==> inputs of run M <==
==> flow/design.v <==
module mult32x32_fsm (
    input logic clk,               
    input logic reset,             
    input logic start,             
    output logic busy,             
    output logic [1:0] a_sel,      
    output logic b_sel,            
    output logic [2:0] shift_sel,  
    output logic upd_prod,         
    output logic clr_prod          
);
	typedef enum { idle, handle1, handle2, handle3, handle4, handle5, handle6, handle7, handle8} sm_type;
	sm_type current_state;
	sm_type next_state;
	always_ff @(posedge clk, posedge reset) begin
		if (reset== 1'b1) begin
			current_state <=idle;
		end
		else begin
			current_state <= next_state;
		end
	end
	always_comb begin
		next_state= current_state;
		busy=1'b1;
		upd_prod= 1'b1;
		clr_prod= 1'b0;
		a_sel= 2'b0;
		b_sel= 1'b0;
		shift_sel= 3'b0;
		case(current_state)
			idle: begin
				if(start== 1'b0) begin
					next_state=idle;
					busy=1'b0;
					upd_prod=1'b0;
				end
				else begin
					next_state=handle1;
					busy=1'b0;
					upd_prod=1'b0;
					clr_prod=1'b1;
				end
			end
			handle1: begin
				next_state= handle2;
				a_sel=2'b0;
				b_sel=1'b0;
				shift_sel=3'b0;
			end
			handle2: begin
				next_state= handle3;
				a_sel=2'b01;
				b_sel=1'b0;
				shift_sel=3'b001;
			end
			handle3: begin
				next_state= handle4;
				a_sel=2'b10;
				b_sel=1'b0;
				shift_sel=3'b010;
			end
			handle4: begin
				next_state= handle5;
				a_sel=2'b11;
				b_sel=1'b0;
				shift_sel=3'b011;
			end
			handle5: begin
				next_state= handle6;
				a_sel=2'b0;
				b_sel=1'b1;
				shift_sel=3'b010;
			end
			handle6: begin
				next_state= handle7;
				a_sel=2'b01;
				b_sel=1'b1;
				shift_sel=3'b011;
			end
			handle7: begin
				next_state= handle8;
				a_sel=2'b10;
				b_sel=1'b1;
				shift_sel=3'b100;
			end
			handle8: begin
				next_state= idle;
				a_sel=2'b11;
				b_sel=1'b1;
				shift_sel=3'b101;
			end
		endcase
	end
endmodule
module mult32x32_arith (
    input logic clk,              
    input logic reset,            
    input logic [31:0] a,         
    input logic [31:0] b,         
    input logic [1:0] a_sel,      
    input logic b_sel,            
    input logic [2:0] shift_sel,  
    input logic upd_prod,         
    input logic clr_prod,         
    output logic [63:0] product   
);
logic [15:0] out16;
logic [7:0] out8;
always_comb begin
	case(a_sel)
		2'b00: out8 = a[7:0];
		2'b01: out8 = a[15:8];
		2'b10: out8 = a[23:16];
		2'b11: out8 = a[31:24];
	endcase
end
always_comb begin
	case(b_sel)
		1'b0: out16 = b[15:0];
		1'b1: out16 = b[31:16];
	endcase
end
logic [23:0] mult;
always_comb begin
	mult = out16 * out8;
end
logic [63:0] shifted;
always_comb begin
	shifted = 64'b0;
	case(shift_sel)
		3'b000: shifted = mult;
		3'b001: shifted = mult << 8; 
		3'b010: shifted = mult << 16;
		3'b011: shifted = mult << 24;
		3'b100: shifted = mult << 32;
		3'b101: shifted = mult << 40;
	endcase
end
always_ff @(posedge clk, posedge reset) begin
	if(reset == 1'b1) begin 
		product <= 64'b0;
	end
	else begin
		if(clr_prod == 1'b1) begin
			product <= 64'b0;
		end
		else if (upd_prod == 1'b1) begin
			product <= product + shifted;
		end
	end
end
endmodule
module mult32x32 (
    input logic clk,             
    input logic reset,           
    input logic start,           
    input logic [31:0] a,        
    input logic [31:0] b,        
    output logic busy,           
    output logic [63:0] product  
);
logic [1:0] a_sel;
logic b_sel;
logic [2:0] shift_sel;
logic upd_prod;
logic clr_prod;
mult32x32_fsm fsm(
	.clk(clk),
	.reset(reset),
	.start(start),
	.busy(busy),
	.a_sel(a_sel),
	.b_sel(b_sel),
	.shift_sel(shift_sel),
	.upd_prod(upd_prod),
	.clr_prod(clr_prod)
);
mult32x32_arith arith(
	.clk(clk),
	.reset(reset),
	.a(a),
	.b(b),
	.a_sel(a_sel),
	.b_sel(b_sel),
	.shift_sel(shift_sel),
	.upd_prod(upd_prod),
	.clr_prod(clr_prod),
	.product(product)
);
endmodule
==> flow/run.sh <==
#!/bin/bash
# the make line also repeats each setting of config.mk as NAME=value (left out here)
make -C /OpenROAD-flow-scripts/flow DESIGN_CONFIG=/design/flow/config.mk WORK_HOME=/design/flow/orfs CLKGATE_MAP_FILE= finish
==> flow/config.mk <==
export PLATFORM = sky130hd
export DESIGN_NAME = mult32x32
export DESIGN_NICKNAME = mult32x32
export VERILOG_FILES = /design/flow/design.v
export SDC_FILE = /design/flow/constraint.sdc
export NUM_CORES = 4
export LEC_CHECK = 0
export CAP_MARGIN = 20
export CORE_MARGIN = 2
export CORE_UTILIZATION = 54
export CTS_CLUSTER_DIAMETER = 28
export SLEW_MARGIN = 10
export TNS_END_PERCENT = 5
==> flow/constraint.sdc <==
create_clock -name core_clock -period 6.16 [get_ports {clk}]
set_input_delay 1.2320 -clock core_clock [delete_from_list [all_inputs] [get_ports {clk}]]
set_output_delay 1.2320 -clock core_clock [all_outputs]
set_load 0.01 [all_outputs]
==> run Z: changes against run M <==
CORE_UTILIZATION = 15   (was 54)
CTS_CLUSTER_DIAMETER = default   (was 28)
SLEW_MARGIN = 20   (was 10)
TNS_END_PERCENT = default   (was 5)
==> flow/constraint.sdc (replaced) <==
create_clock -name core_clock -period 14.9 [get_ports {clk}]
set_input_delay 2.9800 -clock core_clock [delete_from_list [all_inputs] [get_ports {clk}]]
set_output_delay 2.9800 -clock core_clock [all_outputs]
set_load 0.01 [all_outputs]
==> run B: changes against run M <==
CORE_UTILIZATION = 58   (was 54)
CTS_CLUSTER_DIAMETER = 30   (was 28)
CTS_CLUSTER_SIZE = 37   (was default)
SLEW_MARGIN = 20   (was 10)
TNS_END_PERCENT = 15   (was 5)
==> flow/constraint.sdc (replaced) <==
create_clock -name core_clock -period 8.16 [get_ports {clk}]
set_input_delay 1.6320 -clock core_clock [delete_from_list [all_inputs] [get_ports {clk}]]
set_output_delay 1.6320 -clock core_clock [all_outputs]
set_load 0.01 [all_outputs]
==> run R: changes against run M <==
CORE_MARGIN = 10   (was 2)
CORE_UTILIZATION = 40   (was 54)
CTS_CLUSTER_DIAMETER = default   (was 28)
HOLD_SLACK_MARGIN = 0.08   (was default)
SLEW_MARGIN = 20   (was 10)
TNS_END_PERCENT = default   (was 5)
==> flow/constraint.sdc (replaced) <==
create_clock -name core_clock -period 12.0 [get_ports {clk}]
set_input_delay 2.4000 -clock core_clock [delete_from_list [all_inputs] [get_ports {clk}]]
set_output_delay 2.4000 -clock core_clock [all_outputs]
set_load 0.01 [all_outputs]
==> results.toml <==
# implementation run metrics
[outcome]
status = "no timing/DRC/antenna violations"

[final_layout]
final_util_pct = 18.8
synthToLayoutAreaGrowth_pct = 24.0
clkbuf_count = 11

[placed_design]
dp_slack_ps = 3140

[worst_setup_path]
r2r_start = "fsm.current_state[4]"
cp_top_family = "AND-OR/OR-AND gates"
endpoint = "arith.product[43]"

[cts]
post_cts_resized = 0
# the run above: run Z

==> results.toml <==
# implementation run metrics
[final_timing]
fin_ws_ps = -2960
finalSetupViolCount = 58

[placed_design]
dp_slack_ps = -3100

[worst_setup_path]
r2r_start = "fsm.current_state[1]"
cp_top_family = "adder cells"

[outcome]
status = "complete, but fails checks"
violations = "negative setup slack"

[cts]
post_cts_resized = 210

[final_layout]
clkbuf_count = 9
# the run above: run M

==> results.toml <==
# physical design summary
[outcome]
haltStage = "global routing"
error = "[ERROR GRT-0232] Routing congestion too high. Check the congestion heatmap in the GUI."
status = "did not finish"

[grt]
overflow = 226

[cts]
post_cts_resized = 257

[placed_design]
dp_slack_ps = -1670

[logic_synthesis]
synth_seq_share_pct = 15.8
# the run above: run B

==> results.toml <==
# implementation run metrics
[final_layout]
clkbuf_count = 13
synthToLayoutAreaGrowth_pct = 18.2
final_util_pct = 47.7

[worst_setup_path]
cp_top_family = "adder cells"
r2r_start = "fsm.current_state[4]"
endpoint = "arith.product[55]"

[outcome]
status = "no timing/DRC/antenna violations"
# the run above: run R

